==> flow/run.sh <==
#!/bin/bash
# the make line also repeats each setting of config.mk as NAME=value (left out here)
make -C /OpenROAD-flow-scripts/flow DESIGN_CONFIG=/design/flow/config.mk WORK_HOME=/design/flow/orfs CLKGATE_MAP_FILE= finish
==> flow/config.mk <==
export PLATFORM = sky130hd
export DESIGN_NAME = FIR_Periph
export DESIGN_NICKNAME = FIR_Periph
export VERILOG_FILES = /design/flow/design.v
export SDC_FILE = /design/flow/constraint.sdc
export NUM_CORES = 4
export LEC_CHECK = 0
export CAP_MARGIN = 20
export CORE_MARGIN = 9
export CORE_UTILIZATION = 45
export GPL_TIMING_DRIVEN = 0
export MAX_ROUTING_LAYER = met4
export PLACE_DENSITY = 0.6
export SLEW_MARGIN = 20
export TNS_END_PERCENT = 25
==> flow/constraint.sdc <==
create_clock -name core_clock -period 24.0 [get_ports {clk}]
set_input_delay 4.8000 -clock core_clock [delete_from_list [all_inputs] [get_ports {clk}]]
set_output_delay 4.8000 -clock core_clock [all_outputs]
set_load 0.01 [all_outputs]
==> flow/design.v <==
`timescale 1ns / 1ps
module ram # 
    (parameter ADDR_WIDTH = 4, DATA_WIDTH = 32)
    (
        input                       clk,
        input                       write_enable,
        input   [ADDR_WIDTH-1:0]    addr,
        input   [DATA_WIDTH-1:0]    data_in,
        output  [DATA_WIDTH-1:0]    data_out
    );
    parameter numRegisters = 1 << (ADDR_WIDTH) ;
    reg [DATA_WIDTH-1:0] ram [numRegisters-1:0] ;
    integer i;
    always @(posedge clk) begin
        if (write_enable)
            ram[addr] <= data_in ;
    end
    assign data_out = ram[addr] ;
endmodule
`timescale 1ns / 1ps
module FIR_Periph #
(parameter C_S_AXI_ADDR_WIDTH = 8, C_S_AXI_DATA_WIDTH = 32, DATA_WIDTH =16, NUM_FILTERS=3, NUM_TAPS=15) (
    input clk,
    input calc,
    output reg calcDone,
    input channel,
    input [DATA_WIDTH-1:0] rawData,
    output reg [DATA_WIDTH-1:0] filterData,
    output reg enabled,
    input                               rd,
    input      [C_S_AXI_ADDR_WIDTH-1:0] rdAddr,
    output reg [C_S_AXI_DATA_WIDTH-1:0] rdData,
    input                               wr,
    input      [C_S_AXI_ADDR_WIDTH-1:0] wrAddr,
    input      [C_S_AXI_DATA_WIDTH-1:0] wrData,
    input reset_l
);
parameter ADDR_WIDTH = C_S_AXI_ADDR_WIDTH-$clog2(C_S_AXI_DATA_WIDTH/8);  
parameter BYTE_BITS = $clog2(C_S_AXI_DATA_WIDTH/8);
parameter TAP_ADDR_WIDTH = $clog2(NUM_TAPS);
parameter RESET = 0, IDLE = 1, CALC = 2 ;
reg [3:0] nextState, currentState;
reg [TAP_ADDR_WIDTH-1:0] hAddr, xAddr;
reg [DATA_WIDTH-1:0] hData, xData;
reg wrX[0:1];
reg [TAP_ADDR_WIDTH-1:0] currentIndex[0:1], currentIndex_D [0:1];
reg [TAP_ADDR_WIDTH-1:0]        xIndex, xIndex_D, hIndex, hIndex_D;
wire signed [DATA_WIDTH-1:0] x[1:0];
reg signed [DATA_WIDTH-1:0] MAC[0:NUM_FILTERS-1], MAC_D [0:NUM_FILTERS-1];
reg signed [2*DATA_WIDTH-1:0] MAC_D_temp [0:NUM_FILTERS-1], temp_output[0:NUM_FILTERS-1];
reg [DATA_WIDTH-1:0] y_D;
reg signed [DATA_WIDTH-1:0] atten[0:NUM_FILTERS-1], atten_D [0:NUM_FILTERS-1];
reg channel_D, channel_Q;
reg [C_S_AXI_DATA_WIDTH-1:0] status, status_D;
ram #(.ADDR_WIDTH(TAP_ADDR_WIDTH),.DATA_WIDTH(DATA_WIDTH)) ram_x0 (
    .clk(clk),
    .addr(xAddr),
    .write_enable(wrX[0]),
    .data_in(xData),
    .data_out(x[0])
);
ram #(.ADDR_WIDTH(TAP_ADDR_WIDTH),.DATA_WIDTH(DATA_WIDTH)) ram_x1 (
    .clk(clk),
    .addr(xAddr),
    .write_enable(wrX[1]),
    .data_in(xData),
    .data_out(x[1])
);
reg wrH [0:NUM_FILTERS-1];
wire signed [DATA_WIDTH-1:0] h  [0:NUM_FILTERS-1];
genvar j;
generate
    for(j=0; j<NUM_FILTERS; j=j+1) begin
        ram #(TAP_ADDR_WIDTH, DATA_WIDTH) ram_h
        (
            .clk(clk),
            .addr(hAddr),
            .write_enable(wrH[j]),
            .data_in(hData),
            .data_out(h[j])
        );
    end
endgenerate
integer i;
always @ * begin
    enabled = status[1];
    for(i=0; i<NUM_FILTERS; i=i+1) begin
        atten_D[i] = atten[i];
    end
    if ( wr & wrAddr[C_S_AXI_ADDR_WIDTH-1:BYTE_BITS]>=(NUM_FILTERS*NUM_TAPS) ) begin
        atten_D[wrAddr[C_S_AXI_ADDR_WIDTH-1:BYTE_BITS]-(NUM_FILTERS*NUM_TAPS)] = wrData;
    end
    rdData = 0;
    if(rd) begin
        rdData = status;
    end
    status_D = status;
    nextState = currentState;
    wrX[0] = 0;
    wrX[1] = 0;
    y_D = filterData;
    xIndex_D = xIndex;
    hIndex_D = hIndex;
    xAddr = 0;
    hAddr = 0;
    xData = 0;
    hData = 0;
    currentIndex_D[0] = currentIndex[0];
    currentIndex_D[1] = currentIndex[1];
    calcDone = 0;
    channel_D = channel_Q;
    for(i=0; i<NUM_FILTERS; i=i+1) begin
        wrH[i] = 0;
        MAC_D_temp[i] = 0;
        MAC_D[i] = MAC[i];
        temp_output[i] = 0;
    end
    case (currentState)
        IDLE: begin
            for(i=0; i<NUM_FILTERS; i=i+1) begin
                MAC_D[i] = 0;
            end
            if ( calc & enabled ) begin
                nextState = CALC;
                channel_D = channel;
                wrX[channel_D] = 1;
                xAddr = currentIndex[channel_D];
                xData = rawData;
                xIndex_D = currentIndex[channel_D];
                hIndex_D = 0;
            end
            else if ( wr & wrAddr[C_S_AXI_ADDR_WIDTH-1:BYTE_BITS]<(NUM_FILTERS*NUM_TAPS)) begin
                for(i=0; i<NUM_FILTERS; i=i+1) begin
                    if(wrAddr[C_S_AXI_ADDR_WIDTH-1:BYTE_BITS]>=i*NUM_TAPS && wrAddr[C_S_AXI_ADDR_WIDTH-1:BYTE_BITS]<(i+1)*NUM_TAPS) begin
                        wrH[i] = 1;
                        hAddr = wrAddr[ADDR_WIDTH+1:BYTE_BITS]-i*NUM_TAPS;
                        hData = wrData[DATA_WIDTH-1:0];
                    end
                end
            end
            if(wr & wrAddr[C_S_AXI_ADDR_WIDTH-1:BYTE_BITS]==(NUM_FILTERS*NUM_TAPS)+NUM_FILTERS) begin  
                status_D[1] = 1;
            end
        end
        CALC: begin
            hAddr = hIndex;
            xAddr = xIndex;
            for(i=0; i<NUM_FILTERS; i=i+1) begin
                MAC_D_temp[i] = (x[channel_Q]*h[i] + 32'sh4000);
                MAC_D[i] = MAC[i] + MAC_D_temp[i][2*DATA_WIDTH-2:DATA_WIDTH-1];
            end
            xIndex_D = xIndex - 1'b1;
            if(xIndex == 0) begin
                xIndex_D = NUM_TAPS - 1;
            end
            hIndex_D = hIndex + 1'b1;
            if (hIndex == NUM_TAPS - 1) begin
                nextState = IDLE;
                y_D = 0;
                for(i=0; i<NUM_FILTERS; i=i+1) begin
                    temp_output[i] = atten[i]*MAC_D[i] + 32'sh2000;
                    y_D = y_D + temp_output[i][2*DATA_WIDTH-3:DATA_WIDTH-2];
                end
                calcDone = 1;
                currentIndex_D[channel_Q] = currentIndex[channel_Q] + 1'b1;
                if(currentIndex[channel_Q] == NUM_TAPS - 1) begin
                    currentIndex_D[channel_Q] = 0;
                end
            end
        end
        RESET: begin
            xAddr = xIndex;
            wrX[0] = 1;
            wrX[1] = 1;
            xData = 0;
            xIndex_D = xIndex+1'b1;
            if(xIndex == NUM_TAPS - 1) begin
                status_D[0]=1;
                nextState = IDLE;
            end
        end
        default: begin
            nextState = IDLE;
        end
    endcase
end
always @(posedge clk) begin
    if(!reset_l) begin
        currentIndex[0] <= 0;
        currentIndex[1] <= 0;
        currentState <= RESET;
        filterData <= 0;
        xIndex <= 0;
        hIndex <= 0;
        for(i=0; i<NUM_FILTERS;i=i+1) begin
            atten[i] <= 0;
            MAC[i] <= 0;
        end
        channel_Q <= 0;
        status <= 0;
    end
    else begin
        currentState <= nextState;
        currentIndex[0] <= currentIndex_D[0];
        currentIndex[1] <= currentIndex_D[1];
        xIndex <= xIndex_D;
        hIndex <= hIndex_D;
        for(i=0; i<NUM_FILTERS; i=i+1) begin
            MAC[i] <= MAC_D[i];
            atten[i] <= atten_D[i];
        end
        filterData <= y_D;
        channel_Q <= channel_D;
        status <= status_D;
    end
end
endmodule
==> run summary, run 1 <==
impl run done, here's what came out: Worst R2R Start currentState[2], Post-synth EDFFs 1,280, first-pass GRT wire length 535,000 µm, Yosys Warn Count 22, layout filler cell count 21,450, Inst Count DP 13,710, fin. max-slew vios 0, CP max FO 19, top comb family, area adder cells, worst hold start filterData[5], Seq/Total Area, Yosys 36.22%, Worst-Margin Slew 1.233 ns, worst hold stages 2, die footprint 270,700 µm², Synth mux share 3.166%, Late-Pin Clk Latency 0.87 ns, CTS H-tree lvls 4, Area Growth Syn to Fin 14.58%, detailed placement HPWL 271,100 µm, crit path launch wrAddr[2], total CTS buffers 148, Max Clk Rate 0.04121 GHz, Log Warnings 66, SO Faults negative setup slack, crit start category input port, total gr overflow 0, simple-gate share of the synthesized area 13.70%, Final Setup Violations 1, TritonCTS clock tree done, Final Skew 0.07386 ns, vias per cell 5.578, Worst-path clk slew 0.05 ns, RSZ-0062 raised after global routing true, post-route design area 130,100 µm², hold_ws 0.4564 ns, crit path DAT 24.93 ns, Mean Syn Cell Area 11.12 µm², Synth area leaders edfxtp_1 (34%), fa_1 (27%), ha_1 (5.8%), inv_1 (5.6%), nand2_1 (4.4%), Core Util at FP 45.45%, CP endpoint kind flip-flop, Worst R2R Setup Slack 3.52 ns, overall routing resource usage 27.03%, drt wl/cell 25.24 µm, CORE AREA 249,800 µm², Vias 78,630, AO/OA Area Share 4.763%, setup ws final -0.2685 ns, Yosys Instances 10,210, vias in the first global route 83,020, post-layout period usage 101.1%, Largest delay share family, worst path adder cells, Yosys top cell by area edfxtp_1, drt first-iter violations 8,101, Most common cell on crit path fa_1, Post-Syn Area 113,500 µm², count leader, synth inv_1, die width 520.3 µm, Adder Area Share 32.76%, fin cells 14,100, Slew HR 17.52%, routed wire length 355,800 µm, clock period minus worst slack 24.27 ns, main flop type after synthesis edfxtp_1, pre-CTS WS -6.920 ns, Hold Fails Final Rpt 0, antenna violations before repair 24, Max stage delay on crit path 0.59 ns, Largest type area fraction 33.86%, XOR/XNOR Fraction of Synth Area 1.762%, IO Pins 120, synth cell count leaders inv_1 (1,700), fa_1 (1,531), nand2_1 (1,323), edfxtp_1 (1,280), nor2_1 (629), ys async rst share 0%, Critical Path RT 24.66 ns, Yosys reg bits 1,414, CTS Sinks 1,414, DR pass1 iterations 6, status complete, but fails checks, largest net degree at the start of global routing 46, Max Cap Viol 0, DP Area 121,200 µm², clock buffer depth 3, Distinct lib cells used 107, Final nets 12,740, Worst Path Buf+Inv 21, FF-to-FF End filterData[15], I/O Buffers 61, Chip Area, Yosys 113,500 µm², Reg2Reg Depth 86, die height 520.3 µm, Tightest Hold Check Type flip-flop to flip-flop, DRC 0, Critical-path top delay cell fa_1, Root Driver clkbuf_16, Rows 183, critical path depth 90, CP endpoint filterData[15], Detail Route Antenna Nets 0, Hold Crit Endpoint filterData[5], fin util 52.07%, WS Path Type input port to flip-flop, RePlAce Congestion 0.9556, Syn Inst Count 10,210
[final cells by class]
class | count | area [µm²] | area share (%)
timing repair buffer | 237 | 3329 | 2.560
multi-input combinational | 6607 | 66510 | 51.13
antenna | 25 | 62.56 | 0.04810
clock inverter | 89 | 830.8 | 0.6387
tap | 3330 | 4167 | 3.203
buffer | 508 | 3764 | 2.893
clock buffer | 183 | 3897 | 2.996
inverter | 1703 | 6396 | 4.917
sequential | 1414 | 41120 | 31.61
[layer usage]
layer  share of wire [%]  GRT usage (%)
met1                  40          35.62
met4                 4.5          10.30
met2                  45          41.31
met5                   0              -
met3                  10          5.777
[per-stage QoR]
step	TNS, ns
floorplan	0
global placement	-71.42
detailed placement	-73.77
CTS	0
global route	-1.269
finish	-0.2685
[repair_timing]
action | 4_1_cts | 5_1_grt
setup endpoints to repair | 16 | 4
gates resized | 898 | 43
hold buffers | 0 | 0
buffers inserted | 80 | 10
pin swaps | 79 | 15
==> inputs of run 2 (changes only) <==
CORE_MARGIN = 7   (was 9)
CORE_UTILIZATION = 16   (was 45)
CTS_CLUSTER_SIZE = 40   (was unset)
GPL_TIMING_DRIVEN = unset   (was 0)
HOLD_SLACK_MARGIN = -0.06   (was unset)
MAX_ROUTING_LAYER = unset   (was met4)
PLACE_DENSITY = unset   (was 0.6)
PLACE_DENSITY_LB_ADDON = 0.13   (was unset)
SETUP_SLACK_MARGIN = 2.29   (was unset)
TNS_END_PERCENT = 90   (was 25)
clock period = 29.8 ns   (was 24.0 ns; I/O delays follow)
==> run 2 against run 1 <==
The run now finishes clean. Wire length rose by 9.7%. Sequential share of layout area down 1.0 points. Critical path depth shrank 6. Via count is 8.5% lower. Count of clock-buffer cells in the layout is 48 higher. Worst hold slack got worse by 0.0046 ns. Global-route usage decreased by 16 points. Largest cell class unchanged. Highest routed layer is now met5.
==> run summary, run 2 <==
impl run done, here's what came out: Final Skew 0.1399 ns (was 0.07386 ns), crit path launch calc (was wrAddr[2]), Post-synth EDFFs 1,280 (unchanged), Mean Syn Cell Area 11.12 µm² (unchanged), die footprint 733,300 µm² (was 270,700 µm²), CP endpoint kind flip-flop (unchanged), Yosys top cell by area edfxtp_1 (unchanged), DRC 0 (unchanged), Yosys Warn Count 22 (unchanged), Rows 309 (was 183), CP max FO 47 (was 19), detailed placement HPWL 277,900 µm (was 271,100 µm), Largest delay share family, worst path adder cells (unchanged), critical path depth 84 (was 90), DR pass1 iterations 5 (was 6), Final nets 12,550 (was 12,740), Seq/Total Area, Yosys 36.22% (unchanged), Hold Fails Final Rpt 0 (unchanged), Late-Pin Clk Latency 0.95 ns (was 0.87 ns), Syn Inst Count 10,210 (unchanged), pre-CTS WS 0.8861 ns (was -6.920 ns), Most common cell on crit path fa_1 (unchanged), gr busiest metal met2 (unchanged), Reg2Reg Depth 78 (was 86), IO Pins 120 (unchanged), layout filler cell count 77,430 (was 21,450), Worst-path clk slew 0.06 ns (was 0.05 ns), Detail Route Antenna Nets 0 (unchanged), hold_buf cts 0 (unchanged), total gr overflow 0 (unchanged), Final Setup Violations 0 (was 1), ys async rst share 0% (unchanged), drt wl/cell 19.60 µm (was 25.24 µm), total CTS buffers 191 (was 148), main flop type after synthesis edfxtp_1 (unchanged), Synth mux share 3.166% (unchanged), Tightest Hold Check Type flip-flop to flip-flop (unchanged), post-layout period usage 88.11% (was 101.1%), Critical-path top delay cell clkdlybuf4s50_1 (was fa_1), Adder Area Share 32.76% (unchanged), Distinct lib cells used 107 (unchanged), WS Path Type input port to flip-flop (unchanged), XOR/XNOR Fraction of Synth Area 1.762% (unchanged), Worst R2R Start currentState[2] (unchanged), Synth area leaders edfxtp_1 (34%), fa_1 (27%), ha_1 (5.8%), inv_1 (5.6%), nand2_1 (4.4%) (unchanged), die width 856.3 µm (was 520.3 µm), CTS Sinks 1,414 (unchanged), fin cells 19,910 (was 14,100), status timing/DRC/antenna clean (was complete, but fails checks), Root Driver clkbuf_16 (unchanged), setup ws final 3.544 ns (was -0.2685 ns), top comb family, area adder cells (unchanged), clock period minus worst slack 26.26 ns, Largest type area fraction 33.86% (unchanged), Critical Path RT 30.56 ns (was 24.66 ns), worst hold stages 2 (unchanged), I/O Buffers 63 (was 61), crit start category input port (unchanged), antenna violations before repair 42 (was 24), die height 856.3 µm (was 520.3 µm), Max Clk Rate 0.03809 GHz, drt first-iter violations 3,540 (was 8,101), overall routing resource usage 10.56% (was 27.03%), Worst Path Buf+Inv 14 (was 21), synth cell count leaders inv_1 (1,700), fa_1 (1,531), nand2_1 (1,323), edfxtp_1 (1,280), nor2_1 (629) (unchanged), Area Growth Syn to Fin 18.51% (was 14.58%), global routing usage on met1 14.50% (was 35.62%), Max Cap Viol 0 (unchanged), clock buffer depth 4 (was 3), FF-to-FF End filterData[15] (unchanged), setup_tns 0 ns (was -0.2685 ns), Max stage delay on crit path 0.67 ns (was 0.59 ns), Worst R2R Setup Slack 8.55 ns (was 3.52 ns), Worst-Margin Slew 1.017 ns (was 1.233 ns), Log Warnings 66 (unchanged), Vias 71,980 (was 78,630), Slew HR 32.02% (was 17.52%), routed wire length 390,400 µm (was 355,800 µm), TritonCTS clock tree done (unchanged), RePlAce Congestion 0.7062 (was 0.9556), Hold Crit Endpoint filterData[9] (was filterData[5]), met2 Resource Use GR 17.94% (was 41.31%), Yosys reg bits 1,414 (unchanged), RSZ-0062 raised after global routing false (was true), vias in the first global route 80,280 (was 83,020), CTS H-tree lvls 4 (unchanged), simple-gate share of the synthesized area 13.70% (unchanged), Yosys Instances 10,210 (unchanged), grt met3 use 1.291% (was 5.777%), CORE AREA 707,500 µm² (was 249,800 µm²), worst hold start filterData[9] (was filterData[5]), Chip Area, Yosys 113,500 µm² (unchanged), CP endpoint filterData[15] (unchanged), Core Util at FP 16.05% (was 45.45%), vias per cell 3.615 (was 5.578), AO/OA Area Share 4.763% (unchanged), crit path DAT 27.01 ns (was 24.93 ns), fin util 19.02% (was 52.07%), count leader, synth inv_1 (unchanged), Post-Syn Area 113,500 µm² (unchanged), first-pass GRT wire length 574,900 µm (was 535,000 µm), largest net degree at the start of global routing 79 (was 46), fin. max-slew vios 0 (unchanged), Inst Count DP 19,530 (was 13,710)
run 2: metrics by stage:
step	area, µm²	hold WS (ns)
floorplan	113600	0.4209
global placement	127900	0.4425
detailed placement	127900	0.4477
CTS	134000	0.4556
global route	134500	0.4806
finish	134500	0.4518
run 2: layout make-up:
class / instances / area [µm²] / area share, %
clock buffer: 231 / 4981 / 3.702
sequential: 1414 / 41130 / 30.57
clock inverter: 110 / 1052 / 0.7821
inverter: 1703 / 6399 / 4.756
antenna: 12 / 30.03 / 0.02232
multi-input combinational: 6609 / 64820 / 48.18
timing repair buffer: 503 / 4458 / 3.313
tap: 9330 / 11670 / 8.676
run 2: layer usage:
metal / share of wire, % / up-vias
li1: - / 33270
met4: 1.9 / 8
met3: 3.1 / 319
met1: 48 / 37530
met2: 47 / 852
met5: 0.011 / -
run 2: timing repair:
action	4_1_cts	5_1_grt
setup endpoints to repair	1	1
cloned	1	1
pin swaps	0	11
resized	7	66
setup buffers	5	20
==> inputs of run 3 (changes only) <==
ABC_AREA = 1   (was unset)
CORE_ASPECT_RATIO = 0.5   (was unset)
CORE_MARGIN = 2   (was 7)
CORE_UTILIZATION = 72   (was 16)
CTS_CLUSTER_SIZE = 97   (was 40)
HOLD_SLACK_MARGIN = 0.29   (was -0.06)
PLACE_DENSITY = 0.43   (was unset)
PLACE_DENSITY_LB_ADDON = unset   (was 0.13)
SETUP_SLACK_MARGIN = unset   (was 2.29)
SLEW_MARGIN = 0   (was 20)
TNS_END_PERCENT = unset   (was 90)
clock period = 8.73 ns   (was 29.8 ns; I/O delays follow)
==> run 3 against run 2 <==
The flow now stops in global routing. Synthesized area shrank 1.0%. Die size down 78%. Synthesized cell count up 8.4%.
==> run summary, run 3 <==
run results: RePlAce Congestion 1.028 (was 0.7062), Post-synth EDFFs 1,280 (unchanged), DP Area 127,900 µm² (about the same), Yosys Instances 11,060 (was 10,210), main flop type after synthesis edfxtp_1 (unchanged), die width 562.6 µm (was 856.3 µm), Largest type area fraction 34.21% (was 33.86%), Seq/Total Area, Yosys 36.60% (was 36.22%), CTS Sinks 1,414 (unchanged), CORE AREA 154,800 µm² (was 707,500 µm²), CTS H-tree lvls 3 (was 4), ys async rst share 0% (unchanged), Synth mux share 0% (was 3.166%), Post-Syn Area 112,400 µm² (was 113,500 µm²), synth cell count leaders inv_1 (2,161), nand2_1 (1,862), fa_1 (1,531), edfxtp_1 (1,280), nor2_1 (1,051) (was inv_1 (1,700), fa_1 (1,531), nand2_1 (1,323), edfxtp_1 (1,280), nor2_1 (629)), Distinct lib cells used 67 (was 107), die height 283.3 µm (was 856.3 µm), Chip Area, Yosys 112,400 µm² (was 113,500 µm²), simple-gate share of the synthesized area 12.52% (was 13.70%), Adder Area Share 33.10% (was 32.76%), Fail Step global routing, detailed placement HPWL 260,700 µm (was 277,900 µm), Syn Inst Count 11,060 (was 10,210), XOR/XNOR Fraction of Synth Area 1.554% (was 1.762%), IO Pins 120 (unchanged), clock buffer depth 3 (was 4), count leader, synth inv_1 (unchanged), I/O Buffers 63 (unchanged), Yosys top cell by area edfxtp_1 (unchanged), hold_buf cts 0 (unchanged), Mean Syn Cell Area 10.16 µm² (was 11.12 µm²), die footprint 159,400 µm² (was 733,300 µm²), total CTS buffers 116 (was 191), status aborted with a tool error (was timing/DRC/antenna clean), Core Util at FP 72.58% (was 16.05%), Rows 102 (was 309), Root Driver clkbuf_16 (unchanged), Yosys reg bits 1,414 (unchanged), Yosys Warn Count 22 (unchanged), AO/OA Area Share 6.971% (was 4.763%), top comb family, area adder cells (unchanged), Synth area leaders edfxtp_1 (34%), fa_1 (27%), inv_1 (7.2%), nand2_1 (6.2%), ha_1 (5.8%) (was edfxtp_1 (34%), fa_1 (27%), ha_1 (5.8%), inv_1 (5.6%), nand2_1 (4.4%))
[run 3: per-stage QoR]
stage	setup TNS [ns]	util [%]	instances	setup WS (ns)
CTS	-181.63	87.91	14770	-8.720
detailed placement	-282.87	82.62	14360	-10.70
global placement	-267.76	82.57	14360	-10.39
floorplan	-171.34	-	11090	-8.494
[run 3: repair_timing]
action,4_1_cts
pin swaps,248
buffers inserted,178
setup endpoints to repair,64
gates resized,645
gates cloned,15
endpoints found under the hold margin,0
==> inputs of run 4 (changes only) <==
ABC_AREA = unset   (was 1)
CAP_MARGIN = 0   (was 20)
CELL_PAD_IN_SITES_GLOBAL_PLACEMENT = 0   (was unset)
CORE_ASPECT_RATIO = 1.97   (was 0.5)
CORE_MARGIN = 3   (was 2)
CORE_UTILIZATION = 27   (was 72)
CTS_CLUSTER_DIAMETER = 192   (was unset)
CTS_CLUSTER_SIZE = unset   (was 97)
GPL_TIMING_DRIVEN = 0   (was unset)
HOLD_SLACK_MARGIN = unset   (was 0.29)
PLACE_DENSITY = unset   (was 0.43)
SETUP_SLACK_MARGIN = 2.03   (was unset)
SLEW_MARGIN = 10   (was 0)
TNS_END_PERCENT = 75   (was unset)
clock period = 18.4 ns   (was 8.73 ns; I/O delays follow)
==> run 4 against run 3 <==
The layout now fails its checks (negative setup slack). Die size increased to 2.7 times the previous value. Synthesized area grew 1.0%. Synthesized cell count is 7.7% lower.
==> run summary, run 4 <==
impl run done, here's what came out: hold_buf cts 0 (unchanged), Yosys Instances 10,210 (was 11,060), die footprint 428,700 µm² (was 159,400 µm²), DRC 0, M1 wire length 121,000 µm, Yosys reg bits 1,414 (unchanged), TritonCTS clock tree done, WL met3 24,570 µm, vias per cell 4.863, die height 916.1 µm (was 283.3 µm), Hold Fails Final Rpt 0, Worst R2R Start currentState[2], Reg2Reg Depth 82, Chip Area, Yosys 113,500 µm² (was 112,400 µm²), worst hold start filterData[1], Post-synth EDFFs 1,280 (unchanged), overall routing resource usage 19.75%, Worst-path clk slew 0.06 ns, AO/OA Area Share 4.763% (was 6.971%), crit path DAT 23.46 ns, Largest delay share family, worst path adder cells, total gr overflow 0, FF-to-FF End filterData[15], Max stage delay on crit path 0.56 ns, Root Driver clkbuf_16 (unchanged), Max Cap Viol 0, RePlAce Congestion 1.027 (was 1.028), Yosys top cell by area edfxtp_1 (unchanged), setup ws final -4.393 ns, Detail Route Antenna Nets 0, Post-Syn Area 113,500 µm² (was 112,400 µm²), Synth area leaders edfxtp_1 (34%), fa_1 (27%), ha_1 (5.8%), inv_1 (5.6%), nand2_1 (4.4%) (was edfxtp_1 (34%), fa_1 (27%), inv_1 (7.2%), nand2_1 (6.2%), ha_1 (5.8%)), Distinct lib cells used 107 (was 67), Hold Crit Endpoint filterData[1], Final nets 12,960, Synth mux share 3.166% (was 0%), Syn Inst Count 10,210 (was 11,060), CTS Sinks 1,414 (unchanged), Top Layer Used met5, Largest type area fraction 33.86% (was 34.21%), drt wl/cell 25.82 µm, Critical-path top delay cell fa_1, DR pass1 iterations 5, Late-Pin Clk Latency 0.85 ns, routed wl met2 222,700 µm, RSZ-0062 raised after global routing true, die width 468.0 µm (was 562.6 µm), routed wire length 425,500 µm, critical path depth 87, IO Pins 120 (unchanged), synth cell count leaders inv_1 (1,700), fa_1 (1,531), nand2_1 (1,323), edfxtp_1 (1,280), nor2_1 (629) (was inv_1 (2,161), nand2_1 (1,862), fa_1 (1,531), edfxtp_1 (1,280), nor2_1 (1,051)), Tightest Hold Check Type flip-flop to flip-flop, DP Area 124,300 µm² (was 127,900 µm²), Adder Area Share 32.76% (was 33.10%), Final Setup Violations 16, Area Growth Syn to Fin 20.54%, fin. max-slew vios 0, crit start category input port, Core Util at FP 27.17% (was 72.58%), WS Path Type input port to flip-flop, ys async rst share 0% (unchanged), clock buffer depth 3 (unchanged), crit path launch calc, Final Skew 0.1346 ns, Slew HR 6.113%, Log Warnings 68, main flop type after synthesis edfxtp_1 (unchanged), CP endpoint filterData[15], Most common cell on crit path fa_1, CP endpoint kind flip-flop, simple-gate share of the synthesized area 13.70% (was 12.52%), Mean Syn Cell Area 11.12 µm² (was 10.16 µm²), Rows 333 (was 102), post-layout period usage 123.9%, worst hold stages 2, Seq/Total Area, Yosys 36.22% (was 36.60%), count leader, synth inv_1 (unchanged), first-pass GRT wire length 603,500 µm, CP max FO 10, Vias 80,140, Worst R2R Setup Slack -2.11 ns, clock period minus worst slack 22.79 ns, Inst Count DP 15,900 (was 14,360), Worst-Margin Slew 1.398 ns, top comb family, area adder cells (unchanged), Worst Path Buf+Inv 19, Yosys Warn Count 22 (unchanged), post-route design area 136,800 µm², fin cells 16,480, largest net degree at the start of global routing 49, CTS H-tree lvls 3 (unchanged), drt first-iter violations 5,563, I/O Buffers 61 (was 63), XOR/XNOR Fraction of Synth Area 1.762% (was 1.554%), Max Clk Rate 0.04387 GHz, antenna violations before repair 37, status complete, but fails checks (was aborted with a tool error), SO Faults negative setup slack, detailed placement HPWL 329,400 µm (was 260,700 µm), CORE AREA 417,900 µm² (was 154,800 µm²), total CTS buffers 118 (was 116), Critical Path RT 19.06 ns, vias in the first global route 86,830
-- run 4: layout make-up --
| cell class | instances | area, µm² |
|---|---|---|
| fillers | 41700 | 281100 |
| multi-input cells | 6607 | 67870 |
| flip-flops and latches | 1414 | 41120 |
| well taps | 5527 | 6915 |
| inverters | 1703 | 6407 |
| plain buffers | 513 | 5211 |
| repair buffers | 479 | 5036 |
| clock buffers | 127 | 3018 |
| clock inverters | 93 | 1225 |
| diodes | 16 | 40.04 |
-- run 4: layer usage --
layer  track usage, %  up-vias
met3            3.426     1695
met1            16.97    40970
met2            36.52     3425
li1                 -    34040
met5                0        -
met4            21.12       20
-- run 4: timing repair --
action / in CTS / in global routing
gates cloned: 2 / 2
setup endpoints to repair: 50 / 16
pin swaps: 231 / 145
resized: 990 / 193
setup buffers: 273 / 63
-- run 4: metrics by stage --
stage | setup WS, ns | setup TNS, ns | hold WS [ns] | util, %
floorplan | -2.923 | -21.39 | 0.4209 | -
global placement | -10.66 | -140.64 | 0.4479 | 29.24
detailed placement | -9.863 | -123.16 | 0.4497 | 29.74
CTS | -4.443 | -39.13 | 0.4580 | 32.41
global route | -4.900 | -46.15 | 0.4740 | 32.74
finish | -4.393 | -38.75 | 0.4556 | 32.75
==> inputs of run 5 (changes only) <==
CAP_MARGIN = 20   (was 0)
CELL_PAD_IN_SITES_GLOBAL_PLACEMENT = unset   (was 0)
CORE_ASPECT_RATIO = unset   (was 1.97)
CORE_MARGIN = 2   (was 3)
CORE_UTILIZATION = 45   (was 27)
CTS_CLUSTER_DIAMETER = unset   (was 192)
GPL_TIMING_DRIVEN = unset   (was 0)
PLACE_DENSITY = 0.6   (was unset)
SETUP_SLACK_MARGIN = unset   (was 2.03)
SLEW_MARGIN = 20   (was 10)
TNS_END_PERCENT = unset   (was 75)
clock period = 24.0 ns   (was 18.4 ns; I/O delays follow)
==> run 5 against run 4 <==
The run now finishes clean. Worst hold slack got worse by 0.0031 ns. Global-route usage increased by 4.3 points. Utilization increased by 20 points. Register-to-register slack improved by 6.4 ns. Critical endpoint unchanged.
==> run summary, run 5 <==
impl run done, here's what came out: Post-synth EDFFs 1,280 (unchanged), Synth mux share 3.166% (unchanged), Largest type area fraction 33.86% (unchanged), total gr overflow 0 (unchanged), pre-CTS WS -1.212 ns (was -9.863 ns), antenna violations before repair 14 (was 37), I/O Buffers 63 (was 61), worst hold start filterData[10] (was filterData[1]), Worst Path Buf+Inv 18 (was 19), die width 506.3 µm (was 468.0 µm), crit path DAT 23.91 ns (was 23.46 ns), setup ws final 0.7421 ns (was -4.393 ns), ys async rst share 0% (unchanged), first-pass GRT wire length 477,700 µm (was 603,500 µm), hold_buf cts 0 (unchanged), crit start category input port (unchanged), main flop type after synthesis edfxtp_1 (unchanged), Final Skew 0.09366 ns (was 0.1346 ns), CP endpoint filterData[15] (unchanged), Largest delay share family, worst path adder cells (unchanged), Vias 77,120 (was 80,140), FF-to-FF End filterData[15] (unchanged), detailed placement HPWL 227,300 µm (was 329,400 µm), DR pass1 iterations 5 (unchanged), Log Warnings 65 (was 68), total CTS buffers 149 (was 118), CTS Sinks 1,414 (unchanged), RePlAce Congestion 0.8838 (was 1.027), Max Clk Rate 0.04300 GHz, Max Cap Viol 0 (unchanged), Top Layer Used met5 (unchanged), die height 506.3 µm (was 916.1 µm), Worst R2R Setup Slack 4.27 ns (was -2.11 ns), clock buffer depth 3 (unchanged), XOR/XNOR Fraction of Synth Area 1.762% (unchanged), Hold Fails Final Rpt 0 (unchanged), simple-gate share of the synthesized area 13.70% (unchanged), vias in the first global route 82,900 (was 86,830), Inst Count DP 14,320 (was 15,900), Seq/Total Area, Yosys 36.22% (unchanged), drt wl/cell 20.77 µm (was 25.82 µm), Most common cell on crit path fa_1 (unchanged), status timing/DRC/antenna clean (was complete, but fails checks), CTS H-tree lvls 4 (was 3), CORE AREA 251,200 µm² (was 417,900 µm²), CP max FO 19 (was 10), synth cell count leaders inv_1 (1,700), fa_1 (1,531), nand2_1 (1,323), edfxtp_1 (1,280), nor2_1 (629) (unchanged), routed wire length 304,300 µm (was 425,500 µm), Yosys Instances 10,210 (unchanged), Reg2Reg Depth 81 (was 82), Chip Area, Yosys 113,500 µm² (unchanged), overall routing resource usage 24.06% (was 19.75%), IO Pins 120 (unchanged), vias per cell 5.264 (was 4.863), Distinct lib cells used 107 (unchanged), Tightest Hold Check Type flip-flop to flip-flop (unchanged), Rows 184 (was 333), crit path launch calc (unchanged), Slew HR 25.47% (was 6.113%), count leader, synth inv_1 (unchanged), routed wl met2 148,700 µm (was 222,700 µm), hold_ws 0.4525 ns (was 0.4556 ns), Syn Inst Count 10,210 (unchanged), Late-Pin Clk Latency 0.83 ns (was 0.85 ns), Final Setup Violations 0 (was 16), CP endpoint kind flip-flop (unchanged), AO/OA Area Share 4.763% (unchanged), Area Growth Syn to Fin 17.16% (was 20.54%), Worst R2R Start currentState[1] (was currentState[2]), post-layout period usage 96.91% (was 123.9%), Detail Route Antenna Nets 0 (unchanged), drt first-iter violations 5,944 (was 5,563), WL met3 17,820 µm (was 24,570 µm), TritonCTS clock tree done (unchanged), setup_tns 0 ns (was -38.75 ns), Adder Area Share 32.76% (unchanged), Worst-path clk slew 0.06 ns (about the same), Max stage delay on crit path 0.58 ns (was 0.56 ns), WS Path Type input port to flip-flop (unchanged), Yosys reg bits 1,414 (unchanged), Synth area leaders edfxtp_1 (34%), fa_1 (27%), ha_1 (5.8%), inv_1 (5.6%), nand2_1 (4.4%) (unchanged), Mean Syn Cell Area 11.12 µm² (unchanged), Yosys Warn Count 22 (unchanged), fin util 52.96% (was 32.75%), Core Util at FP 45.20% (was 27.17%), Post-Syn Area 113,500 µm² (unchanged), worst hold stages 2 (unchanged), M1 wire length 128,200 µm (was 121,000 µm), fin cells 14,650 (was 16,480), Critical-path top delay cell fa_2 (was fa_1), layout filler cell count 21,690 (was 41,700), Combinational Area 65,060 µm² (was 67,870 µm²), DRC 0 (unchanged), critical path depth 81 (was 87), Root Driver clkbuf_16 (unchanged), die footprint 256,300 µm² (was 428,700 µm²), clock period minus worst slack 23.26 ns, fin. max-slew vios 0 (unchanged), Final nets 13,300 (was 12,960), Worst-Margin Slew 1.118 ns (was 1.398 ns), largest net degree at the start of global routing 67 (was 49), Hold Crit Endpoint filterData[10] (was filterData[1]), top comb family, area adder cells (unchanged), Critical Path RT 24.65 ns (was 19.06 ns), Seq. cell area 41,130 µm² (was 41,120 µm²), Yosys top cell by area edfxtp_1 (unchanged)
run 5: through the flow:
step,cell area [µm²]
floorplan,113700
global placement,126300
detailed placement,126300
CTS,131400
global route,133000
finish,133000
run 5: layout make-up:
type / count / area share, %
tap: 3348 / 3.149
timing repair buffer: 1303 / 8.476
inverter: 1703 / 4.808
clock buffer: 174 / 2.912
multi-input combinational: 6607 / 48.91
antenna: 6 / 0.01129
clock inverter: 96 / 0.8127
sequential: 1414 / 30.92
run 5: timing repair:
item | in CTS | in global routing
gates cloned | 0 | 8
buffers inserted | 2 | 38
gates resized | 17 | 209
setup endpoints to repair | 1 | 2
pin swaps | 2 | 57
run 5: per-layer routing:
metal / vias up / GRT usage (%)
met1: 39840 / 32.35
met5: - / 0
met2: 2142 / 40.68
met4: 2 / 7.085
met3: 410 / 3.271
li1: 34730 / -
==> inputs of run 6 (changes only) <==
CAP_MARGIN = 5   (was 20)
CELL_PAD_IN_SITES_GLOBAL_PLACEMENT = 0   (was unset)
CORE_ASPECT_RATIO = 1.08   (was unset)
CORE_MARGIN = 3   (was 2)
CORE_UTILIZATION = 19   (was 45)
CTS_CLUSTER_DIAMETER = 186   (was unset)
GPL_ROUTABILITY_DRIVEN = 0   (was unset)
GPL_TIMING_DRIVEN = 0   (was unset)
MAX_ROUTING_LAYER = met4   (was unset)
PLACE_DENSITY = unset   (was 0.6)
PLACE_DENSITY_LB_ADDON = 0.11   (was unset)
SETUP_SLACK_MARGIN = 2.6   (was unset)
SLEW_MARGIN = 25   (was 20)
clock period = 27.4 ns   (was 24.0 ns; I/O delays follow)
==> run 6 against run 5 <==
Final cell count up 28%. Synthesized area unchanged. Wire length up 52%. Via count down 0.64%. Global-route usage down 8.6 points. Count of clock-buffer cells in the layout up 33. Non-clock buffer count down 424. Setup slack better by 1.8 ns. Critical path depth up 8. Sequential cell count unchanged. Critical path type unchanged. Highest routed layer is now met4.
==> run summary, run 6 <==
impl run done, here's what came out: status timing/DRC/antenna clean (unchanged), Reg2Reg Depth 84 (was 81), Final nets 12,900 (was 13,300), Mean Syn Cell Area 11.12 µm² (unchanged), AO/OA Area Share 4.763% (unchanged), IO Pins 120 (unchanged), WS Path Type input port to flip-flop (unchanged), Synth area leaders edfxtp_1 (34%), fa_1 (27%), ha_1 (5.8%), inv_1 (5.6%), nand2_1 (4.4%) (unchanged), antenna violations before repair 53 (was 14), CP max FO 10 (was 19), CP endpoint kind flip-flop (unchanged), pre-CTS WS -6.606 ns (was -1.212 ns), routed wire length 461,700 µm (was 304,300 µm), drt first-iter violations 4,528 (was 5,944), clock period minus worst slack 24.88 ns, FF-to-FF End filterData[15] (unchanged), Final Setup Violations 0 (unchanged), Worst-Margin Slew 1.168 ns (was 1.118 ns), DRC 0 (unchanged), vias in the first global route 84,320 (was 82,900), worst hold stages 2 (unchanged), synth cell count leaders inv_1 (1,700), fa_1 (1,531), nand2_1 (1,323), edfxtp_1 (1,280), nor2_1 (629) (unchanged), Log Warnings 66 (was 65), Hold Crit Endpoint status[0] (was filterData[10]), Worst R2R Start currentState[2] (was currentState[1]), I/O Buffers 61 (was 63), main flop type after synthesis edfxtp_1 (unchanged), die footprint 606,800 µm² (was 256,300 µm²), XOR/XNOR Fraction of Synth Area 1.762% (unchanged), Root Driver clkbuf_16 (unchanged), CORE AREA 594,500 µm² (was 251,200 µm²), Yosys top cell by area edfxtp_1 (unchanged), crit path launch wrAddr[2] (was calc), first-pass GRT wire length 655,600 µm (was 477,700 µm), RSZ-0062 raised after global routing true, clock buffer depth 4 (was 3), Most common cell on crit path fa_1 (unchanged), Syn Inst Count 10,210 (unchanged), Max stage delay on crit path 0.54 ns (was 0.58 ns), ys async rst share 0% (unchanged), Synth mux share 3.166% (unchanged), Detail Route Antenna Nets 0 (unchanged), DR pass1 iterations 5 (unchanged), Largest type area fraction 33.86% (unchanged), count leader, synth inv_1 (unchanged), Worst-path clk slew 0.07 ns (was 0.06 ns), Vias 76,620 (was 77,120), Chip Area, Yosys 113,500 µm² (unchanged), Yosys Instances 10,210 (unchanged), crit path DAT 25.61 ns (was 23.91 ns), simple-gate share of the synthesized area 13.70% (unchanged), TritonCTS clock tree done (unchanged), total gr overflow 0 (unchanged), crit start category input port (unchanged), Yosys Warn Count 22 (unchanged), Late-Pin Clk Latency 0.93 ns (was 0.83 ns), Slew HR 22.11% (was 25.47%), Area Growth Syn to Fin 23.80% (was 17.16%), drt wl/cell 24.59 µm (was 20.77 µm), Seq/Total Area, Yosys 36.22% (unchanged), die height 809.3 µm (was 506.3 µm), Core Util at FP 19.10% (was 45.20%), top comb family, area adder cells (unchanged), Rows 294 (was 184), Critical Path RT 28.13 ns (was 24.65 ns), Distinct lib cells used 107 (unchanged), die width 749.8 µm (was 506.3 µm), setup ws final 2.519 ns (was 0.7421 ns), Adder Area Share 32.76% (unchanged), Max Clk Rate 0.04019 GHz, Worst R2R Setup Slack 6.51 ns (was 4.27 ns), largest net degree at the start of global routing 49 (was 67), Hold Fails Final Rpt 0 (unchanged), Max Cap Viol 0 (unchanged), Yosys reg bits 1,414 (unchanged), CP endpoint filterData[15] (unchanged), CTS H-tree lvls 4 (unchanged), Post-Syn Area 113,500 µm² (unchanged), Worst Path Buf+Inv 19 (was 18), overall routing resource usage 15.51% (was 24.06%), DP Area 128,100 µm² (was 126,300 µm²), Final Skew 0.1112 ns (was 0.09366 ns), Post-synth EDFFs 1,280 (unchanged), worst hold start status[0] (was filterData[10]), Tightest Hold Check Type flip-flop to flip-flop (unchanged), Largest delay share family, worst path adder cells (unchanged), vias per cell 4.082 (was 5.264), critical path depth 89 (was 81), fin. max-slew vios 0 (unchanged), hold_buf cts 0 (unchanged), detailed placement HPWL 356,000 µm (was 227,300 µm), Critical-path top delay cell fa_1 (was fa_2), post-route design area 140,500 µm² (was 133,000 µm²), post-layout period usage 90.81% (was 96.91%), total CTS buffers 171 (was 149), CTS Sinks 1,414 (unchanged)
-- run 6: repair_timing --
item,in CTS,in global routing
setup endpoints to repair,16,8
pin swaps,83,143
resized,935,488
cloned,0,7
setup buffers,94,70
-- run 6: through the flow --
step	TNS (ns)	hold slack [ns]	utilization (%)	cells
2_1_floorplan	0	0.4209	-	10240
3_3_place_gp	-77.53	0.4487	20.87	18140
3_5_place_dp	-62.88	0.4473	21.55	18280
4_1_cts	0	0.4584	23.25	18670
5_1_grt	0	0.4904	23.64	18760
6_report	0	0.4519	23.64	18770
-- run 6: layer usage --
layer  routed length (µm)  share of wire, %  GRT usage (%)
met3                14770               3.2          1.421
met1               209000                45          20.26
met2               228700                50          26.49
met5                    0                 0              -
met4                 9303               2.0          2.500
-- run 6: layout make-up --
cell class | count | area [µm²]
repair buffers | 366 | 5214
flip-flops and latches | 1414 | 41120
clock buffers | 207 | 4519
clock inverters | 96 | 944.7
diodes | 22 | 55.05
inverters | 1703 | 6402
multi-input cells | 6607 | 67980
plain buffers | 513 | 4496
fillers | 63210 | 453900
well taps | 7844 | 9814
==> inputs of run 7 (changes only) <==
ABC_AREA = 1   (was unset)
CELL_PAD_IN_SITES_DETAIL_PLACEMENT = 2   (was unset)
CORE_ASPECT_RATIO = 1.9   (was 1.08)
CORE_MARGIN = 9   (was 3)
CORE_UTILIZATION = 42   (was 19)
CTS_CLUSTER_DIAMETER = 302   (was 186)
CTS_CLUSTER_SIZE = 83   (was unset)
HOLD_SLACK_MARGIN = 0.19   (was unset)
SLEW_MARGIN = 15   (was 25)
TNS_END_PERCENT = 30   (was unset)
clock period = 14.7 ns   (was 27.4 ns; I/O delays follow)
==> run 7 against run 6 <==
The run now fails in global routing. Synthesized area shrank 1.0%. Die size decreased by 53%. Synthesized cell count up 8.4%.
==> run summary, run 7 <==
run results: Adder Area Share 33.10% (was 32.76%), synth cell count leaders inv_1 (2,161), nand2_1 (1,862), fa_1 (1,531), edfxtp_1 (1,280), nor2_1 (1,051) (was inv_1 (1,700), fa_1 (1,531), nand2_1 (1,323), edfxtp_1 (1,280), nor2_1 (629)), detailed placement HPWL 422,000 µm (was 356,000 µm), count leader, synth inv_1 (unchanged), ys async rst share 0% (unchanged), Core Util at FP 42.21% (was 19.10%), Yosys reg bits 1,414 (unchanged), Fail Step global routing, IO Pins 120 (unchanged), Chip Area, Yosys 112,400 µm² (was 113,500 µm²), CTS Sinks 1,414 (unchanged), Root Driver clkbuf_16 (unchanged), Yosys Warn Count 22 (unchanged), die width 393.2 µm (was 749.8 µm), Syn Inst Count 11,060 (was 10,210), die height 730.9 µm (was 809.3 µm), Yosys Instances 11,060 (was 10,210), simple-gate share of the synthesized area 12.52% (was 13.70%), Yosys top cell by area edfxtp_1 (unchanged), Rows 261 (was 294), XOR/XNOR Fraction of Synth Area 1.554% (was 1.762%), CORE AREA 266,100 µm² (was 594,500 µm²), die footprint 287,400 µm² (was 606,800 µm²), top comb family, area adder cells (unchanged), main flop type after synthesis edfxtp_1 (unchanged), Post-synth EDFFs 1,280 (unchanged), clock buffer depth 3 (was 4), Largest type area fraction 34.21% (was 33.86%), total CTS buffers 21 (was 171), CTS H-tree lvls 1 (was 4), status aborted with a tool error (was timing/DRC/antenna clean), Distinct lib cells used 67 (was 107), I/O Buffers 61 (unchanged), AO/OA Area Share 6.971% (was 4.763%), Post-Syn Area 112,400 µm² (was 113,500 µm²), Synth area leaders edfxtp_1 (34%), fa_1 (27%), inv_1 (7.2%), nand2_1 (6.2%), ha_1 (5.8%) (was edfxtp_1 (34%), fa_1 (27%), ha_1 (5.8%), inv_1 (5.6%), nand2_1 (4.4%)), Synth mux share 0% (was 3.166%), Mean Syn Cell Area 10.16 µm² (was 11.12 µm²), Seq/Total Area, Yosys 36.60% (was 36.22%)
run 7: through the flow:
stage	setup slack [ns]	utilization [%]	setup TNS (ns)	instance area, µm²	cells
2_1_floorplan	-3.718	-	-41.54	113700	11090
3_3_place_gp	-11.87	44.63	-271.65	118800	14700
3_5_place_dp	-12.06	45.79	-265.36	121900	14870
4_1_cts	-5.533	49.53	-68.50	131800	15270
run 7: what timing repair did:
| item | 4_1_cts |
|---|---|
| setup endpoints to repair | 64 |
| hold buffers | 0 |
| resized | 1402 |
| gates cloned | 11 |
| buffers inserted | 359 |
| hold endpoints to repair | 0 |
| pin swaps | 365 |
==> inputs of run 8 (changes only) <==
ABC_AREA = unset   (was 1)
CAP_MARGIN = 0   (was 5)
CELL_PAD_IN_SITES_DETAIL_PLACEMENT = unset   (was 2)
CELL_PAD_IN_SITES_GLOBAL_PLACEMENT = 1   (was 0)
CORE_ASPECT_RATIO = 1.97   (was 1.9)
CORE_MARGIN = 2   (was 9)
CORE_UTILIZATION = 27   (was 42)
CTS_CLUSTER_DIAMETER = 253   (was 302)
CTS_CLUSTER_SIZE = unset   (was 83)
GPL_ROUTABILITY_DRIVEN = unset   (was 0)
HOLD_SLACK_MARGIN = unset   (was 0.19)
MAX_ROUTING_LAYER = unset   (was met4)
PLACE_DENSITY_LB_ADDON = unset   (was 0.11)
SETUP_SLACK_MARGIN = 2.03   (was 2.6)
SLEW_MARGIN = 10   (was 15)
TNS_END_PERCENT = 75   (was 30)
clock period = 18.4 ns   (was 14.7 ns; I/O delays follow)
==> run 8 against run 7 <==
Synthesized area up 1.0%. Die size grew 48%. Now fails the layout checks on negative setup slack. Synthesized cell count shrank 7.7%.
==> run summary, run 8 <==
impl run done, here's what came out: fin. max-slew vios 0, RSZ-0062 raised after global routing true, Post-Syn Area 113,500 µm² (was 112,400 µm²), FF-to-FF End filterData[15], Vias 78,830, Yosys Instances 10,210 (was 11,060), fin util 32.98%, SO Faults negative setup slack, CP endpoint filterData[15], Late-Pin Clk Latency 0.89 ns, CORE AREA 419,200 µm² (was 266,100 µm²), Log Warnings 70, crit start category input port, WS Path Type input port to flip-flop, main flop type after synthesis edfxtp_1 (unchanged), Seq/Total Area, Yosys 36.22% (was 36.60%), Largest type area fraction 33.86% (was 34.21%), hold_buf cts 0 (unchanged), Synth mux share 3.166% (was 0%), Final Skew 0.06241 ns, ys async rst share 0% (unchanged), status complete, but fails checks (was aborted with a tool error), drt first-iter violations 4,491, vias per cell 4.765, worst hold stages 2, Adder Area Share 32.76% (was 33.10%), crit path DAT 23.77 ns, Root Driver clkbuf_16 (unchanged), Tightest Hold Check Type flip-flop to flip-flop, Detail Route Antenna Nets 0, Worst-Margin Slew 1.412 ns, Rows 334 (was 261), die footprint 426,000 µm² (was 287,400 µm²), critical path depth 90, largest net degree at the start of global routing 49, total gr overflow 0, antenna violations before repair 15, Post-synth EDFFs 1,280 (unchanged), Most common cell on crit path fa_1, CP endpoint kind flip-flop, pre-CTS WS -11.30 ns (was -12.06 ns), die height 914.1 µm (was 730.9 µm), vias in the first global route 87,080, top comb family, area adder cells (unchanged), crit path launch wrAddr[2], Yosys reg bits 1,414 (unchanged), Yosys top cell by area edfxtp_1 (unchanged), Worst Path Buf+Inv 23, Final Setup Violations 16, count leader, synth inv_1 (unchanged), Slew HR 5.864%, layout filler cell count 42,380, Hold Fails Final Rpt 0, drt wl/cell 26.68 µm, AO/OA Area Share 4.763% (was 6.971%), M1 wire length 125,800 µm, Worst R2R Setup Slack -2.28 ns, IO Pins 120 (unchanged), Reg2Reg Depth 85, Top Layer Used met4, Max Clk Rate 0.04332 GHz, Worst-path clk slew 0.06 ns, Hold Crit Endpoint status[0], Chip Area, Yosys 113,500 µm² (was 112,400 µm²), Critical-path top delay cell fa_1, die width 466.0 µm (was 393.2 µm), Yosys Warn Count 22 (unchanged), first-pass GRT wire length 625,100 µm, TritonCTS clock tree done, setup_tns -44.72 ns, Final nets 13,010, Seq. cell area 41,120 µm², simple-gate share of the synthesized area 13.70% (was 12.52%), overall routing resource usage 20.68%, worst hold start status[0], clock buffer depth 4 (was 3), DR pass1 iterations 5, Mean Syn Cell Area 11.12 µm² (was 10.16 µm²), detailed placement HPWL 349,000 µm (was 422,000 µm), Max Cap Viol 0, XOR/XNOR Fraction of Synth Area 1.762% (was 1.554%), DP Area 124,500 µm² (was 121,900 µm²), Critical Path RT 19.09 ns, Max stage delay on crit path 0.56 ns, I/O Buffers 61 (unchanged), Core Util at FP 27.08% (was 42.21%), Combinational Area 68,960 µm², Worst R2R Start currentState[2], Distinct lib cells used 107 (was 67), routed wl met2 245,900 µm, DRC 0, Largest delay share family, worst path adder cells, routed wire length 441,400 µm, total CTS buffers 139 (was 21), Syn Inst Count 10,210 (was 11,060), WL met3 15,720 µm, setup ws final -4.682 ns, post-layout period usage 125.4%, CP max FO 7, post-route design area 138,200 µm², Area Growth Syn to Fin 21.76%, synth cell count leaders inv_1 (1,700), fa_1 (1,531), nand2_1 (1,323), edfxtp_1 (1,280), nor2_1 (629) (was inv_1 (2,161), nand2_1 (1,862), fa_1 (1,531), edfxtp_1 (1,280), nor2_1 (1,051)), RePlAce Congestion 0.9784, Synth area leaders edfxtp_1 (34%), fa_1 (27%), ha_1 (5.8%), inv_1 (5.6%), nand2_1 (4.4%) (was edfxtp_1 (34%), fa_1 (27%), inv_1 (7.2%), nand2_1 (6.2%), ha_1 (5.8%)), CTS H-tree lvls 4 (was 1), CTS Sinks 1,414 (unchanged), clock period minus worst slack 23.08 ns
-- run 8: metal layers --
layer  up-vias  GRT usage [%]
li1      34140              -
met3      1330          2.212
met1     41010          17.48
met2      2358          40.96
met5         -              0
met4         0          19.32
-- run 8: cell type report --
| cell class | count | share of cell area, % |
|---|---|---|
| Multi-Input combinational cell | 6607 | 49.89 |
| Sequential cell | 1414 | 29.75 |
| Antenna cell | 12 | 0.02172 |
| Inverter | 1703 | 4.632 |
| Timing Repair Buffer | 512 | 3.901 |
| Clock inverter | 78 | 0.5150 |
| Buffer | 513 | 3.647 |
| Clock buffer | 161 | 2.629 |
| Tap cell | 5544 | 5.018 |
-- run 8: what timing repair did --
action,4_1_cts,5_1_grt
buffers inserted,240,111
gates cloned,3,6
resized,983,430
pin swaps,215,230
endpoints found under the setup margin,57,16
-- run 8: metrics by stage --
| stage | hold slack, ns | std cells |
|---|---|---|
| CTS | 0.4524 | 16410 |
| detailed placement | 0.4409 | 15930 |
| floorplan | 0.4209 | 10240 |
| finish | 0.4523 | 16540 |
| global placement | 0.4401 | 15840 |
| global route | 0.4697 | 16530 |
==> inputs of run 9 (changes only) <==
CAP_MARGIN = 20   (was 0)
CELL_PAD_IN_SITES_GLOBAL_PLACEMENT = unset   (was 1)
CORE_ASPECT_RATIO = unset   (was 1.97)
CORE_UTILIZATION = 71   (was 27)
CTS_CLUSTER_DIAMETER = 28   (was 253)
GPL_TIMING_DRIVEN = unset   (was 0)
SETUP_SLACK_MARGIN = 4.49   (was 2.03)
SLEW_MARGIN = 20   (was 10)
TNS_END_PERCENT = unset   (was 75)
clock period = 23.3 ns   (was 18.4 ns; I/O delays follow)
==> run 9 against run 8 <==
The run now fails in global routing. Synthesized area unchanged. Synthesized cell count stayed put. Die size down 62%.
==> run summary, run 9 <==
run results: die footprint 163,100 µm² (was 426,000 µm²), Syn Inst Count 10,210 (unchanged), I/O Buffers 63 (was 61), status aborted with a tool error (was complete, but fails checks), Yosys reg bits 1,414 (unchanged), Synth area leaders edfxtp_1 (34%), fa_1 (27%), ha_1 (5.8%), inv_1 (5.6%), nand2_1 (4.4%) (unchanged), die width 403.9 µm (was 466.0 µm), Largest type area fraction 33.86% (unchanged), ys async rst share 0% (unchanged), Fail Step global routing, Yosys Instances 10,210 (unchanged), Distinct lib cells used 107 (unchanged), Adder Area Share 32.76% (unchanged), Mean Syn Cell Area 11.12 µm² (unchanged), Chip Area, Yosys 113,500 µm² (unchanged), Post-synth EDFFs 1,280 (unchanged), synth cell count leaders inv_1 (1,700), fa_1 (1,531), nand2_1 (1,323), edfxtp_1 (1,280), nor2_1 (629) (unchanged), count leader, synth inv_1 (unchanged), top comb family, area adder cells (unchanged), AO/OA Area Share 4.763% (unchanged), pre-CTS WS -1.463 ns (was -11.30 ns), Rows 146 (was 334), CORE AREA 158,600 µm² (was 419,200 µm²), IO Pins 120 (unchanged), die height 403.9 µm (was 914.1 µm), Yosys top cell by area edfxtp_1 (unchanged), main flop type after synthesis edfxtp_1 (unchanged), total CTS buffers 281 (was 139), XOR/XNOR Fraction of Synth Area 1.762% (unchanged), CTS Sinks 1,414 (unchanged), Core Util at FP 71.60% (was 27.08%), Synth mux share 3.166% (unchanged), Yosys Warn Count 22 (unchanged), clock buffer depth 4 (unchanged), CTS H-tree lvls 5 (was 4), hold_buf cts 0 (unchanged), Seq/Total Area, Yosys 36.22% (unchanged), simple-gate share of the synthesized area 13.70% (unchanged), Inst Count DP 13,050 (was 15,930), Post-Syn Area 113,500 µm² (unchanged), detailed placement HPWL 232,600 µm (was 349,000 µm), RePlAce Congestion 0.9325 (was 0.9784), Root Driver clkbuf_16 (unchanged)
-- run 9: what timing repair did --
action                     4_1_cts
pin swaps                      182
gates cloned                     8
gates resized                  416
setup endpoints to repair       16
buffers inserted               122
-- run 9: through the flow --
step | utilization [%] | setup TNS (ns) | area, µm²
2_1_floorplan | - | 0 | 114700
3_3_place_gp | 79.17 | -1.665 | 125500
3_5_place_dp | 79.17 | -3.417 | 125500
4_1_cts | 87.00 | 0 | 137900
==> inputs of run 10 (changes only) <==
CORE_UTILIZATION = 32   (was 71)
CTS_CLUSTER_DIAMETER = unset   (was 28)
PLACE_DENSITY = 0.6   (was unset)
SETUP_SLACK_MARGIN = unset   (was 4.49)
clock period = 26.0 ns   (was 23.3 ns; I/O delays follow)
==> run 10 against run 9 <==
Now clean on timing, DRC and antenna. Synthesized cell count unchanged. Synthesized area unchanged. Die size up 120%.
==> run summary, run 10 <==
impl run done, here's what came out: Hold Crit Endpoint filterData[5], vias in the first global route 77,900, top comb family, area adder cells (unchanged), drt wl/cell 19.71 µm, crit path launch channel, count leader, synth inv_1 (unchanged), FF-to-FF End filterData[15], fin. max-slew vios 0, Log Warnings 65, vias per cell 4.797, Final Setup Violations 0, routed wire length 307,300 µm, Core Util at FP 32.17% (was 71.60%), Final Skew 0.07570 ns, Yosys Instances 10,210 (unchanged), CTS Sinks 1,414 (unchanged), simple-gate share of the synthesized area 13.70% (unchanged), I/O Buffers 63 (unchanged), Yosys reg bits 1,414 (unchanged), layout filler cell count 34,580, hold_ws 0.4563 ns, Post-synth EDFFs 1,280 (unchanged), RSZ-0062 raised after global routing false, antenna violations before repair 18, Vias 74,770, total gr overflow 0, AO/OA Area Share 4.763% (unchanged), CP max FO 32, Synth mux share 3.166% (unchanged), Chip Area, Yosys 113,500 µm² (unchanged), CORE AREA 353,000 µm² (was 158,600 µm²), Distinct lib cells used 107 (unchanged), die width 599.6 µm (was 403.9 µm), Most common cell on crit path fa_1, Tightest Hold Check Type flip-flop to flip-flop, CP endpoint filterData[15], RePlAce Congestion 0.8689 (was 0.9325), DR pass1 iterations 6, XOR/XNOR Fraction of Synth Area 1.762% (unchanged), hold_buf cts 0 (unchanged), worst hold stages 2, Critical Path RT 26.63 ns, drt first-iter violations 5,154, crit start category input port, Seq. cell area 41,130 µm², Max Clk Rate 0.04012 GHz, Largest delay share family, worst path adder cells, ys async rst share 0% (unchanged), Yosys Warn Count 22 (unchanged), CP endpoint kind flip-flop, Detail Route Antenna Nets 0, Synth area leaders edfxtp_1 (34%), fa_1 (27%), ha_1 (5.8%), inv_1 (5.6%), nand2_1 (4.4%) (unchanged), Largest type area fraction 33.86% (unchanged), Post-Syn Area 113,500 µm² (unchanged), critical path depth 80, die footprint 359,600 µm² (was 163,100 µm²), clock period minus worst slack 24.92 ns, Worst R2R Setup Slack 5.44 ns, Seq/Total Area, Yosys 36.22% (unchanged), Worst-path clk slew 0.06 ns, IO Pins 120 (unchanged), Rows 218 (was 146), post-layout period usage 95.86%, Yosys top cell by area edfxtp_1 (unchanged), Late-Pin Clk Latency 0.83 ns, Max Cap Viol 0, fin util 36.80%, overall routing resource usage 17.29%, Combinational Area 64,190 µm², Root Driver clkbuf_16 (unchanged), Slew HR 22.89%, Critical-path top delay cell clkdlybuf4s50_1, worst hold start filterData[5], clock buffer depth 4 (unchanged), Hold Fails Final Rpt 0, setup_tns 0 ns, Max stage delay on crit path 0.77 ns, total CTS buffers 156 (was 281), Worst Path Buf+Inv 14, synth cell count leaders inv_1 (1,700), fa_1 (1,531), nand2_1 (1,323), edfxtp_1 (1,280), nor2_1 (629) (unchanged), status timing/DRC/antenna clean (was aborted with a tool error), Area Growth Syn to Fin 14.41%, DRC 0, die height 599.6 µm (was 403.9 µm), detailed placement HPWL 226,700 µm (was 232,600 µm), Syn Inst Count 10,210 (unchanged), largest net degree at the start of global routing 82, main flop type after synthesis edfxtp_1 (unchanged), WS Path Type input port to flip-flop, Final nets 12,870, Reg2Reg Depth 85, first-pass GRT wire length 475,800 µm, Worst-Margin Slew 1.154 ns, Worst R2R Start currentState[2], crit path DAT 25.56 ns, Adder Area Share 32.76% (unchanged), Mean Syn Cell Area 11.12 µm² (unchanged), CTS H-tree lvls 4 (was 5), TritonCTS clock tree done
==> run 10: final cells by class <==
| type | count | area share [%] |
|---|---|---|
| flip-flops and latches | 1414 | 31.66 |
| clock inverters | 61 | 0.4007 |
| well taps | 4730 | 4.557 |
| inverters | 1703 | 4.924 |
| multi-input cells | 6608 | 49.42 |
| clock buffers | 202 | 3.227 |
| diodes | 6 | 0.01156 |
| repair buffers | 862 | 5.795 |
==> run 10: metrics by stage <==
stage	setup WS, ns	area [µm²]	cells
after global routing	0.01613	129900	15580
after global placement	-0.2653	124900	15310
after CTS	0.4514	129600	15570
after floorplan	1.378	113600	10240
after detailed placement	-0.2716	124900	15310
final	1.076	129900	15590
==> run 10: layer usage <==
metal	vias up	global-route usage [%]	wire length (µm)	part of all wire [%]
li1	33820	-	-	-
met1	38520	22.85	130400	42
met2	2018	29.29	147600	48
met3	405	2.337	17830	5.8
met4	8	5.619	11370	3.7
met5	-	0	48	0.016
==> run 10: repair_timing <==
item / CTS / global route
setup buffers: 0 / 7
hold endpoints to repair: 0 / 0
resized: 0 / 28
setup endpoints to repair: 0 / 1
